== red ==
Design SevenSegmentALU, start of the top module:
module SevenSegmentALU(
    input clk, 
    input reset,
    input onesBtn, 
    input tensBtn, 
    input hundredsBtn, 
    input sign, 
    input enter, 
    output [6:0] seg,
    output [3:0] anode 
);
Size in the first run: about 1200 cells after synthesis, ~180 flip-flops, roughly 18 I/O pins.
make LEC_CHECK=0 ABC_AREA=1 CAP_MARGIN=20 CORE_ASPECT_RATIO=1.46 CORE_MARGIN=2 CORE_UTILIZATION=72 CTS_CLUSTER_DIAMETER=399 CTS_CLUSTER_SIZE=98 HOLD_SLACK_MARGIN=0.28 PLACE_DENSITY=0.37 SLEW_MARGIN=20 TNS_END_PERCENT=10 finish   # period 3.59 ns
run.sh (not shown) runs the stock make flow with config.mk's settings and CLKGATE_MAP_FILE=.
red finished every stage; the final checks, however, were not passed, the failures being setup timing.
Modified inputs, blue compared to red
- CORE_ASPECT_RATIO: 1.46 -> unset
- CORE_UTILIZATION: 72 -> 45
- HOLD_SLACK_MARGIN: 0.28 -> unset
- PLACE_DENSITY: 0.37 -> unset
- ABC_AREA: 1 -> unset
- TNS_END_PERCENT: 10 -> unset
- CTS_CLUSTER_SIZE: 98 -> unset
- CTS_CLUSTER_DIAMETER: 399 -> unset
- the clock period (ns, I/O delays scaled along): 3.59 -> 6.23
Results
- When the final numbers for red and blue were put side by side, the final worst slack turned out to be greater in blue.
- Higher instance area at placement among red and blue: red
- red -> blue: height of the die increased by a few percent
- Compared with red, in blue total cell area reported by yosys after synthesis went down 1.0%, area overhead of the layout relative to synthesis shows a reduction of 7.5 points, non-clock buffer count shrank by 76.
- blue finished every stage and its layout cleared the timing, design-rule and antenna checks.
- From the logs: red reached the end of the flow and failed the layout checks with setup timing.
- Delta (blue minus red): power per cell area shows a reduction of 38%, synthesized-area fraction occupied by and/or/nand/nor cells decreased 0.48 points.
- Clock-buffer cell count up 1 in blue wrt red
The following lists how green was set up differently from blue:
- ABC_AREA: unset -> 1
- CORE_UTILIZATION: 45 -> 57
- CTS_CLUSTER_SIZE: unset -> 100
- the clock period (ns, I/O delays scaled along): 6.23 -> 4.87
==> comparison <==
The run with more routed wire is green, not blue. In green the signal arrival time at the worst endpoint turned out 0.90 ns lower than in blue. Cmp green and blue / global-route wire length before repair / lower: green. Between green and blue, the difference in worst hold slack is negligible. NOTE: area of all placed cells without fillers in green exceeds that of blue. Comparing blue with green, the post-synthesis share of cell area spent on full adders, half adders and majority gates came out essentially unchanged. Higher register cell area after layout among green and blue: green.
Changes in orange relative to green:
- PLACE_DENSITY_LB_ADDON newly set to 0.14
- CTS_CLUSTER_SIZE removed (was 100)
- CORE_UTILIZATION changed from 57 to 70
- the clock period (ns, I/O delays scaled along) changed from 4.87 to 3.97
==> results <==
- Every stage of orange finished as expected; the final checks, on the other hand, flagged setup timing, which means the layout fails.
- Across both runs, register-to-register slack was lower for orange than for green.
- Between green and orange, the combinational share of power does not differ in any meaningful way.
- Delta (orange minus green): non-clock buffer count increased 110%, clock network fraction of design power decreased by 0.8 points relative to the old numbers.
- Looking at setup TNS, orange sits 2.39 ns lower than green does.
- Detailed-routed wire length on met3: higher on orange
- Going from green to orange, static power due to leakage now larger, antenna violation net count after detailed routing comparable, largest net degree at the start of global routing now smaller.
- orange ended with less worst slack at placement than green.
Here is what was changed in the inputs of purple compared with orange.
- CORE_UTILIZATION now 71, was 70
- ABC_AREA no longer set, was 1
- PLACE_DENSITY_LB_ADDON no longer set, was 0.14
- PLACE_DENSITY now 0.66, previously not set
- the clock period (ns, I/O delays scaled along) now 6.65, was 3.97
Results
- purple reached the end of the flow, and the finished layout is clean on the timing, design-rule and antenna checks.
- Area fraction in mux cells: purple higher than orange
- Routed via count went down by more than 10% going from orange to purple.
- purple vs. orange: diode insertion count for antenna repair stayed essentially flat; cell resize tally after clock tree synthesis now smaller.
- Static leakage came out lower on purple than on orange.
- Lower reported net switching power goes to purple over orange.
- Clock latency of the later-clocked register in the worst-skew pair delta (orange -> purple): insignificant
- | arithmetic-cell share of the synthesized area counting full adders, half adders and majority gates | purple vs orange | ≈ equal |
- Share of the clock period used by the worst path (purple over orange): decrease, 33 points

========
SevenSegmentALU again, from the RTL that the note above started with.
Settings: LEC_CHECK=0, ABC_AREA=0, CAP_MARGIN=20, CELL_PAD_IN_SITES_GLOBAL_PLACEMENT=0, CORE_ASPECT_RATIO=1.21, CORE_MARGIN=2, CORE_UTILIZATION=67, CTS_CLUSTER_SIZE=50, GPL_TIMING_DRIVEN=1, HOLD_SLACK_MARGIN=-0.09, PLACE_DENSITY_LB_ADDON=0.0, SLEW_MARGIN=0, TNS_END_PERCENT=70; clock period 4.96 ns.
The starting point finished but fails on setup timing.
==> next run, changes <==
CORE_UTILIZATION = 72   (was 67)
CTS_CLUSTER_SIZE = 41   (was 50)
HOLD_SLACK_MARGIN = unset   (was -0.09)
PLACE_DENSITY_LB_ADDON = unset   (was 0.0)
SETUP_SLACK_MARGIN = 1.03   (was unset)
SLEW_MARGIN = 20   (was 0)
TNS_END_PERCENT = 95   (was 70)
clock period = 3.9 ns   (was 4.96 ns; I/O delays follow)
Outcome:
- The new run finished but fails on setup timing
- first-iteration DRC count went up by about 70%
- non-clock buffer count went up by 34
- die size went down by 6.7%
- clock-buffer cell count went up by 1
==> next run, changes <==
ABC_AREA = unset   (was 0)
CELL_PAD_IN_SITES_GLOBAL_PLACEMENT = unset   (was 0)
CORE_ASPECT_RATIO = unset   (was 1.21)
CORE_UTILIZATION = 19   (was 72)
CTS_CLUSTER_SIZE = unset   (was 41)
GPL_TIMING_DRIVEN = unset   (was 1)
SETUP_SLACK_MARGIN = unset   (was 1.03)
TNS_END_PERCENT = unset   (was 95)
clock period = 11.3 ns   (was 3.9 ns; I/O delays follow)
Outcome:
- With this change the flow completed without violations
- clock-buffer cell count decreases by 3
- worst setup slack improved by 6300 ps
- synthesized cell count does not change
- routed wire length decreases by 20%
- die size increases to 3.7 times its value
- design area decreases by 4.6%
- synthesized area does not change
- first-iteration DRC count decreases by 39%
==> next run, changes <==
CORE_UTILIZATION = 40   (was 19)
clock period = 6.23 ns   (was 11.3 ns; I/O delays follow)
Outcome: Maximum frequency rises by roughly a tenth. Total power rises by well over a third. Die area falls by well over a third. Sequential share of layout area rises by 1.4 points. Cell count falls by about a fifth. Non-clock buffer count does not change.

========
SevenSegmentALU again, from the RTL that the note above started with.
clock: 10.0 ns
lec_check: 0
abc_area: 0
cap_margin: 20
cell_pad_in_sites_detail_placement: 1
core_aspect_ratio: 0.5
core_margin: 2
core_utilization: 31
cts_cluster_diameter: 373
cts_cluster_size: 99
hold_slack_margin: -0.1
slew_margin: 30
tns_end_percent: 35
Edit:
Settings changed: ABC_AREA 0 to 1, CAP_MARGIN 20 to 30, CELL_PAD_IN_SITES_DETAIL_PLACEMENT 1 to not set, CELL_PAD_IN_SITES_GLOBAL_PLACEMENT set to 3, CORE_ASPECT_RATIO 0.5 to not set, CORE_MARGIN 2 to 4, CORE_UTILIZATION 31 to 40, CTS_CLUSTER_DIAMETER 373 to not set, CTS_CLUSTER_SIZE 99 to 43, GPL_ROUTABILITY_DRIVEN set to 0, GPL_TIMING_DRIVEN set to 1, HOLD_SLACK_MARGIN -0.1 to 0.21, MIN_ROUTING_LAYER set to met2, SLEW_MARGIN 30 to 35.
The changed run finished with design-rule violations left.
Final cell count goes up by 5.0%.
Area after synthesis goes up by 1.1%.
Worst setup slack is better by 0.80 ns.
Wire length goes down by 6.4%.
Power goes up by 1.8%.
Clock skew barely changes.
Sequential power stays flat.
Count of clock-buffer cells in the layout goes down by 3.
First-iteration DRC count goes up to 2.8 times its value.
Cell area is about the same.

========
## run 1
SevenSegmentALU again, from the RTL that the note above started with.
export LEC_CHECK = 0
export ABC_AREA = 0
export CAP_MARGIN = 20
export CORE_MARGIN = 2
export CORE_UTILIZATION = 70
export PLACE_DENSITY = 0.35
export SETUP_SLACK_MARGIN = 1.14
export SLEW_MARGIN = 20
create_clock -name core_clock -period 3.97 [get_ports {clk}]
The flow for run 1 finished, though final verification flagged negative setup slack.
The following lists how run 2 was set up differently from run 1:
- ABC_AREA changed from 0 to 1
- SETUP_SLACK_MARGIN removed (was 1.14)
- CTS_CLUSTER_DIAMETER newly set to 92
- CORE_UTILIZATION changed from 70 to 72
- PLACE_DENSITY_LB_ADDON newly set to 0.14
- CTS_CLUSTER_SIZE newly set to 78
- PLACE_DENSITY removed (was 0.35)
Notes after the runs:
Row count of buffers not belonging to the clock network in the layout: run 2 higher / run 1 lower
Run 2 vs. run 1: fraction of met2 tracks used by global routing went up by 9.8 points.
Compared with run 1, run 2 is the more power-hungry design.
The highest fanout seen on the critical path of run 2 is higher than that of run 1.
| run 1 | all stages done | FAIL | negative setup slack |
The flow for run 2 finished, though final verification flagged negative setup slack.
Hold slack: run 2 vs run 1 — no meaningful difference
Run 2 vs run 1 — instance count of the mapped netlist climbed by more than 10%
Run 2: largest net degree at the start of global routing about 60% below run 1
Re final max-slew violation count: no difference whatsoever between run 1 and run 2.
Run 1 leaves more setup margin than run 2.
Going from run 1 to run 2, die width shrinks by 0.85%.
### run 2 -> run 3
- a deleted PLACE_DENSITY_LB_ADDON that had been 0.14
- a change of CTS_CLUSTER_DIAMETER from 92 to 211
- a change of CTS_CLUSTER_SIZE from 78 to 100
- a change of the clock period (ns, I/O delays scaled along) from 3.97 to 6.93
Results
Run 3: flow completed, timing, DRC and antenna clean. On power per standard cell area: run 3 sits below run 2. Looking at wire length of the first global-routing pass across run 3 and run 2, the one that comes out lower is run 3. From run 3 to run 2, share of flip-flops with an asynchronous set or reset did not move at all.
Relative to run 3, the following input files were edited for run 4:
- CTS_CLUSTER_SIZE removed (was 100)
- CTS_CLUSTER_DIAMETER removed (was 211)
- CORE_UTILIZATION changed from 72 to 60
- the clock period (ns, I/O delays scaled along) changed from 6.93 to 11.3
[summary]
| clock period minus final worst setup slack | lower: run 4 |
Worst-case vdd ir drop, run 3 and run 4, higher one = run 3.
Compared with run 3, run 4 shows a share of the clock period used by the worst path that is 31 points lower.
Total power of run 4 is lower than that of run 3.
In run 4, the core utilization of the finished layout came out 14 points below the value in run 3.
Compared with run 3, in run 4 buffer levels on the longest clock path now sits at about the same level, clock-buffer cell count dropped 2, reported leakage power decreased about 0.65%.
First-iteration DRC count, run 4 vs run 3: down by more than a quarter
| design area | run 4 vs run 3 | ≈ equal |
Worst-case reg-to-reg path depth: run 4 > run 3
Inputs modified between run 4 and run 5:
- setting PLACE_DENSITY_LB_ADDON to 0.14 for the first time
- changing CORE_UTILIZATION from 60 to 72
- changing the clock period (ns, I/O delays scaled along) from 11.3 to 5.05
==> comparison <==
[compare] base=run 4 new=run 5: utilization saw an increase, number of buffers and inverters on the critical path fell 4, first-iteration DRC count higher, critical path required time fell 6240 ps.
Relative to run 4, the placeable core area measured on run 5 has decreased by more than 10%.
Compared to run 4, run 5 was floorplanned on a smaller die.
[run 5 vs run 4] number of global-route vias before repair: higher in run 5
sum[11] as the end point of the critical path was reported by run 5, and sum[9] by run 4.
First-pass GRT wire length, run 4 and run 5: smaller value in run 4
Between run 4 and run 5, the total track usage is higher for run 5.
Run 4 → run 5: placed standard-cell area now larger; design area now larger.

========
## v11
Starting RTL as in the previous note.
Settings: LEC_CHECK=0, CAP_MARGIN=0, CORE_MARGIN=2, CORE_UTILIZATION=72, CTS_CLUSTER_DIAMETER=147, MAX_ROUTING_LAYER=met4, PLACE_DENSITY=0.66, SLEW_MARGIN=20, TNS_END_PERCENT=5; clock period 5.8 ns.
diff inputs: v11 => v31
# v11
export LEC_CHECK = 0
export CAP_MARGIN = 0
export CORE_MARGIN = 2
export CORE_UTILIZATION = 72
export CTS_CLUSTER_DIAMETER = 147
export MAX_ROUTING_LAYER = met4
export PLACE_DENSITY = 0.66
export SLEW_MARGIN = 20
export TNS_END_PERCENT = 5
create_clock -name core_clock -period 5.8 [get_ports {clk}]
# v31
export LEC_CHECK = 0
export CAP_MARGIN = 20
export CORE_MARGIN = 2
export CORE_UTILIZATION = 40
export SLEW_MARGIN = 20
create_clock -name core_clock -period 10.0 [get_ports {clk}]
- v31 went all the way through synthesis, placement and routing and the layout is clean on timing, DRC and antenna.
- Compared with v11, v31 is more frugal on power.
- Area enclosed by the die boundary came out higher on v31 than on v11.
- The required time at the endpoint of the critical path reported for v31 is greater than that of v11 by 4.19 ns.
- Global-route usage: v31 lower than v11
- Summary — non-clock buffer count, v31 relative to v11: lower, by 5.
- Diff v11 -> v31: highest clock frequency the design can meet now smaller; total count of hold-check failures in the final report level.
- Looking at launching instance or port of the critical path, the secondNumber[7] result is from v11; the secondNumber[10] one comes from v31.
- v31: share of cell area taken by flip-flops and latches is 0.24 points lower than what v11 reported.

========
SevenSegmentALU again, from the RTL that the note above started with.
## SevenSegmentALU
module SevenSegmentALU(
    input clk, 
    input reset,
    input onesBtn, 
    input tensBtn, 
    input hundredsBtn, 
    input sign, 
    input enter, 
    output [6:0] seg,
    output [3:0] anode 
);
    parameter DEBOUNCE_CLKS = 1000;
    wire resetPulse;
    systemResetHandler #(.DEBOUNCE_CLKS(DEBOUNCE_CLKS)) resetHandlerInstance (
        .clk(clk),
        .reset(reset),
        .resetPulse(resetPulse)
    );
    wire onesBtnPulse;
    buttonSyncPulse #(.DEBOUNCE_CLKS(DEBOUNCE_CLKS)) onesBtnGen (
        .clk(clk),
        .resetPulse(resetPulse), 
        .button(onesBtn),
        .buttonPulse(onesBtnPulse)
    );
    wire tensBtnPulse;
    buttonSyncPulse #(.DEBOUNCE_CLKS(DEBOUNCE_CLKS)) tensBtnGen (
        .clk(clk),
        .resetPulse(resetPulse), 
        .button(tensBtn),
        .buttonPulse(tensBtnPulse)
    );
    wire hundredsBtnPulse;
    buttonSyncPulse #(.DEBOUNCE_CLKS(DEBOUNCE_CLKS)) hundredsBtnGen (
        .clk(clk),
        .resetPulse(resetPulse), 
        .button(hundredsBtn),
        .buttonPulse(hundredsBtnPulse)
    );
    wire signPulse;
    buttonSyncPulse #(.DEBOUNCE_CLKS(DEBOUNCE_CLKS)) signBtnGen (
        .clk(clk),
        .resetPulse(resetPulse), 
        .button(sign),
        .buttonPulse(signPulse)
    );
    wire enterPulse;
    buttonSyncPulse #(.DEBOUNCE_CLKS(DEBOUNCE_CLKS)) enterBtnGen (
        .clk(clk),
        .resetPulse(resetPulse), 
        .button(enter),
        .buttonPulse(enterPulse)
    );
    reg [3:0] bcdOnes;
    reg [3:0] bcdTens;
    reg [3:0] bcdHundreds;
    reg [3:0] bcdThousands;
    wire numberOn; 
    wire finished; 
    reg [15:0] firstNumber;
    reg [15:0] secondNumber;
    reg [15:0] sum;
    reg [16:0] carry;
    reg [2:0] state;
    localparam STATE_INPUT_1        = 3'd0;
    localparam STATE_WAIT_1         = 3'd1;
  ...
==> flow/config.mk <==
export PLATFORM = sky130hd
export DESIGN_NAME = SevenSegmentALU
export DESIGN_NICKNAME = SevenSegmentALU
export VERILOG_FILES = /design/flow/design.v
export SDC_FILE = /design/flow/constraint.sdc
export NUM_CORES = 4
export LEC_CHECK = 0
export ABC_AREA = 1
export CAP_MARGIN = 20
export CORE_MARGIN = 2
export CORE_UTILIZATION = 72
export CTS_CLUSTER_DIAMETER = 52
export CTS_CLUSTER_SIZE = 90
export PLACE_DENSITY_LB_ADDON = 0.14
export SETUP_SLACK_MARGIN = 1.28
export SLEW_MARGIN = 20
==> flow/constraint.sdc <==
create_clock -name core_clock -period 5.05 [get_ports {clk}]
set_input_delay 1.0100 -clock core_clock [delete_from_list [all_inputs] [get_ports {clk}]]
set_output_delay 1.0100 -clock core_clock [all_outputs]
set_load 0.01 [all_outputs]
The starting point completed, yet does not pass: negative setup slack.
Rerun with:
--- a/flow/config.mk
+++ b/flow/config.mk
@@ -8 +7,0 @@
-export ABC_AREA = 1
@@ -11,5 +10 @@
-export CORE_UTILIZATION = 72
-export CTS_CLUSTER_DIAMETER = 52
-export CTS_CLUSTER_SIZE = 90
-export PLACE_DENSITY_LB_ADDON = 0.14
-export SETUP_SLACK_MARGIN = 1.28
+export CORE_UTILIZATION = 58
==> flow/constraint.sdc (replaced) <==
create_clock -name core_clock -period 4.7 [get_ports {clk}]
set_input_delay 0.9400 -clock core_clock [delete_from_list [all_inputs] [get_ports {clk}]]
set_output_delay 0.9400 -clock core_clock [all_outputs]
set_load 0.01 [all_outputs]
After rerunning: The changed run completed and failed the layout checks on negative setup slack. Design area is lower by about 1%. Clock-buffer cell count does not change. Register-to-register slack gets better by 0.68 ns. Core utilization goes down by 16 points.
Rerun with:
--- a/flow/config.mk
+++ b/flow/config.mk
@@ -7,0 +8 @@
+export ABC_AREA = 1
@@ -10 +11,2 @@
-export CORE_UTILIZATION = 58
+export CORE_UTILIZATION = 72
+export PLACE_DENSITY = 0.35
==> flow/constraint.sdc (replaced) <==
create_clock -name core_clock -period 4.17 [get_ports {clk}]
set_input_delay 0.8340 -clock core_clock [delete_from_list [all_inputs] [get_ports {clk}]]
set_output_delay 0.8340 -clock core_clock [all_outputs]
set_load 0.01 [all_outputs]
The new run completed and failed the layout checks on negative setup slack; cell count climbs by roughly a tenth; utilization climbs by 19 points; wire length climbs by well over a third; total power climbs by roughly a tenth; final area climbs by a few percent; non-clock buffer count climbs by 25; worst setup slack degrades by 1.5 ns.
Rerun with:
--- a/flow/config.mk
+++ b/flow/config.mk
@@ -12 +11,0 @@
-export PLACE_DENSITY = 0.35
@@ -13,0 +13 @@
+export TNS_END_PERCENT = 10
==> flow/constraint.sdc (replaced) <==
create_clock -name core_clock -period 3.59 [get_ports {clk}]
set_input_delay 0.7180 -clock core_clock [delete_from_list [all_inputs] [get_ports {clk}]]
set_output_delay 0.7180 -clock core_clock [all_outputs]
set_load 0.01 [all_outputs]
The changed run reached the layout checks and failed them: negative setup slack. Worst setup slack gets better by 0.39 ns. Count of clock-buffer cells in the layout decreases by 2. Non-clock buffer count decreases by 29. Total power increases by 17%. Sequential share of layout area increases by 1.1 points. First-iteration DRC count decreases by 55%. Register-to-register slack gets better by 0.39 ns. Critical path depth does not change. Die size is unchanged.
Rerun with:
--- a/flow/config.mk
+++ b/flow/config.mk
@@ -9,0 +10 @@
+export CORE_ASPECT_RATIO = 1.46
@@ -11,0 +13,4 @@
+export CTS_CLUSTER_DIAMETER = 399
+export CTS_CLUSTER_SIZE = 98
+export PLACE_DENSITY = 0.36
+export SETUP_SLACK_MARGIN = 0.81
After rerunning: The changed run finished but failed the layout checks on negative setup slack. Fmax goes up by 6.0%. Routed wire length fell by 10%. Critical path depth came out higher by 4. Setup slack is better by 0.28 ns.
Rerun with:
--- a/flow/config.mk
+++ b/flow/config.mk
@@ -9,2 +9 @@
-export CAP_MARGIN = 20
-export CORE_ASPECT_RATIO = 1.46
+export CAP_MARGIN = 0
@@ -13,4 +12,2 @@
-export CTS_CLUSTER_DIAMETER = 399
-export CTS_CLUSTER_SIZE = 98
-export PLACE_DENSITY = 0.36
-export SETUP_SLACK_MARGIN = 0.81
+export CTS_CLUSTER_DIAMETER = 211
+export CTS_CLUSTER_SIZE = 100
==> flow/constraint.sdc (replaced) <==
create_clock -name core_clock -period 4.87 [get_ports {clk}]
set_input_delay 0.9740 -clock core_clock [delete_from_list [all_inputs] [get_ports {clk}]]
set_output_delay 0.9740 -clock core_clock [all_outputs]
set_load 0.01 [all_outputs]
=>
- The new run reached the layout checks and failed them: negative setup slack
- via count drops by about 1.6%
- non-clock buffer count drops by 41
- total power drops by about 30%
- design area drops by about 2.8%
- wire length drops by 1.3%
- area after synthesis is unchanged
- final cell count drops by about 1.5%
- fmax drops by about 4%
- critical path depth climbs by 3
- global-route usage drops by 2.0 points
- die area hardly moves
Power is estimated from default activity; no workload was simulated.
